==> inputs of trial 49 <==
==> flow/design.v (excerpt) <==
module convolution_stage2 (
          in1,
          in2,
          in3,
          in4,
          in5,
          in6,
          in7,
          in8,
          clk,
          rst,
          start,
          conv_out
  );
input [99:0] in1, in2, in3, in4, in5, in6, in7, in8;
input         clk, rst, start;
output reg [7:0] conv_out;
wire  [3:0]  in1_1, in1_2, in1_3, in1_4, in1_5, in1_6, in1_7, in1_8, in1_9, in1_10, in1_11, in1_12, in1_13;
wire [3:0]   in1_14, in1_15, in1_16, in1_17, in1_18, in1_19, in1_20, in1_21, in1_22, in1_23, in1_24, in1_25;
wire  [3:0]  in2_1, in2_2, in2_3, in2_4, in2_5, in2_6, in2_7, in2_8, in2_9, in2_10, in2_11, in2_12, in2_13;
wire [3:0]   in2_14, in2_15, in2_16, in2_17, in2_18, in2_19, in2_20, in2_21, in2_22, in2_23, in2_24, in2_25;
wire  [3:0]  in3_1, in3_2, in3_3, in3_4, in3_5, in3_6, in3_7, in3_8, in3_9, in3_10, in3_11, in3_12, in3_13;
wire [3:0]   in3_14, in3_15, in3_16, in3_17, in3_18, in3_19, in3_20, in3_21, in3_22, in3_23, in3_24, in3_25;
wire  [3:0]  in4_1, in4_2, in4_3, in4_4, in4_5, in4_6, in4_7, in4_8, in4_9, in4_10, in4_11, in4_12, in4_13;
wire [3:0]   in4_14, in4_15, in4_16, in4_17, in4_18, in4_19, in4_20, in4_21, in4_22, in4_23, in4_24, in4_25;
wire  [3:0]  in5_1, in5_2, in5_3, in5_4, in5_5, in5_6, in5_7, in5_8, in5_9, in5_10, in5_11, in5_12, in5_13;
wire [3:0]   in5_14, in5_15, in5_16, in5_17, in5_18, in5_19, in5_20, in5_21, in5_22, in5_23, in5_24, in5_25;
wire  [3:0]  in6_1, in6_2, in6_3, in6_4, in6_5, in6_6, in6_7, in6_8, in6_9, in6_10, in6_11, in6_12, in6_13;
wire [3:0]   in6_14, in6_15, in6_16, in6_17, in6_18, in6_19, in6_20, in6_21, in6_22, in6_23, in6_24, in6_25;
wire  [3:0]  in7_1, in7_2, in7_3, in7_4, in7_5, in7_6, in7_7, in7_8, in7_9, in7_10, in7_11, in7_12, in7_13;
wire [3:0]   in7_14, in7_15, in7_16, in7_17, in7_18, in7_19, in7_20, in7_21, in7_22, in7_23, in7_24, in7_25;
wire  [3:0]  in8_1, in8_2, in8_3, in8_4, in8_5, in8_6, in8_7, in8_8, in8_9, in8_10, in8_11, in8_12, in8_13;
wire [3:0]   in8_14, in8_15, in8_16, in8_17, in8_18, in8_19, in8_20, in8_21, in8_22, in8_23, in8_24, in8_25;
wire [8:0]   sum1, sum2, sum3, sum4;
  ...
Settings: LEC_CHECK=0, ABC_AREA=1, CAP_MARGIN=20, CELL_PAD_IN_SITES_GLOBAL_PLACEMENT=3, CORE_ASPECT_RATIO=1.43, CORE_MARGIN=2, CORE_UTILIZATION=60, GPL_ROUTABILITY_DRIVEN=0, GPL_TIMING_DRIVEN=1, MAX_ROUTING_LAYER=met4, MIN_ROUTING_LAYER=met2, PLACE_DENSITY=0.49, SETUP_SLACK_MARGIN=-0.19, SLEW_MARGIN=25, TNS_END_PERCENT=95; clock period 14.5 ns.
run.sh (not shown) runs the stock make flow with config.mk's settings and CLKGATE_MAP_FILE=.
==> build 38 (differences from trial 49) <==
ABC_AREA = 0   (was 1)
CELL_PAD_IN_SITES_GLOBAL_PLACEMENT = not set   (was 3)
CORE_UTILIZATION = 70   (was 60)
MAX_ROUTING_LAYER = met5   (was met4)
MIN_ROUTING_LAYER = not set   (was met2)
PLACE_DENSITY = 0.67   (was 0.49)
SETUP_SLACK_MARGIN = 1.91   (was -0.19)
==> flow/constraint.sdc (replaced) <==
create_clock -name core_clock -period 10.2 [get_ports {clk}]
set_input_delay 2.0400 -clock core_clock [delete_from_list [all_inputs] [get_ports {clk}]]
set_output_delay 2.0400 -clock core_clock [all_outputs]
set_load 0.01 [all_outputs]
==> impl_metrics.tcl <==
# yosys + openroad results
set metrics [dict create \
    yosys.area_share.aoi_pct 6.29 \
    syn_area_per_cell_um2 8.67 \
    stop_stage "global routing" \
    core_um2 89000 \
    most_common_cell "ha_1" \
    ys_seq_share_pct 0.255 \
    common_cells "ha_1, inv_1, and3_1" \
    fp-utilization_pct 70.6 \
    synth.top_cell.area_share_pct 31.6 \
    stop_error "[ERROR GRT-0232] Routing congestion too high. Check the congestion heatmap in the GUI." \
    status "stopped before the end" \
    dieWidth_um 255 \
    ys_sh_simple_pct 19.6 \
]
# the run above: build 38

==> impl_metrics.tcl <==
# yosys + openroad results
set metrics [dict create \
    most_common_cell "inv_1" \
    core_um2 110000 \
    fp-utilization_pct 60.3 \
    ys_sh_simple_pct 24.1 \
    stop_error "[ERROR GPL-0301] Utilization 135.293 % exceeds 100%." \
    synth.top_cell.area_share_pct 29.8 \
    yosys.area_share.aoi_pct 6.18 \
    ys_seq_share_pct 0.241 \
    common_cells "inv_1, nand2_1, nor2_1" \
    dieWidth_um 283 \
    stop_stage "global placement without I/O" \
    syn_area_per_cell_um2 6.99 \
    status "stopped before the end" \
]
# the run above: trial 49


* * *

==> v9 <==
convolution_stage2 again, from the RTL that the note above started with.
clock: 11.9 ns
lec_check: 0
cap_margin: 20
core_margin: 2
core_utilization: 71
cts_cluster_size: 46
max_routing_layer: met4
setup_slack_margin: -0.12
slew_margin: 20
==> v29: changes against v9 <==
--- a/flow/config.mk
+++ b/flow/config.mk
@@ -6,9 +6,10 @@
 export NUM_CORES = 4
 export LEC_CHECK = 0
 export CAP_MARGIN = 20
+export CORE_ASPECT_RATIO = 0.5
 export CORE_MARGIN = 2
-export CORE_UTILIZATION = 71
-export CTS_CLUSTER_SIZE = 46
-export MAX_ROUTING_LAYER = met4
-export SETUP_SLACK_MARGIN = -0.12
+export CORE_UTILIZATION = 67
+export CTS_CLUSTER_DIAMETER = 223
+export CTS_CLUSTER_SIZE = 97
+export SETUP_SLACK_MARGIN = 1.98
 export SLEW_MARGIN = 20
==> flow/constraint.sdc (replaced) <==
create_clock -name core_clock -period 8.15 [get_ports {clk}]
set_input_delay 1.6300 -clock core_clock [delete_from_list [all_inputs] [get_ports {clk}]]
set_output_delay 1.6300 -clock core_clock [all_outputs]
set_load 0.01 [all_outputs]
==> results <==
In synthesized cell count, v9 and v29 do not differ.
v9 never finished: it broke off in global routing (5_1_grt). v29 completed, yet does not pass: setup timing.
Between v29 and v9, the lower die size is in v9 (gap about 6%, measured against v9).
Synthesized area is the same in v9 and v29.
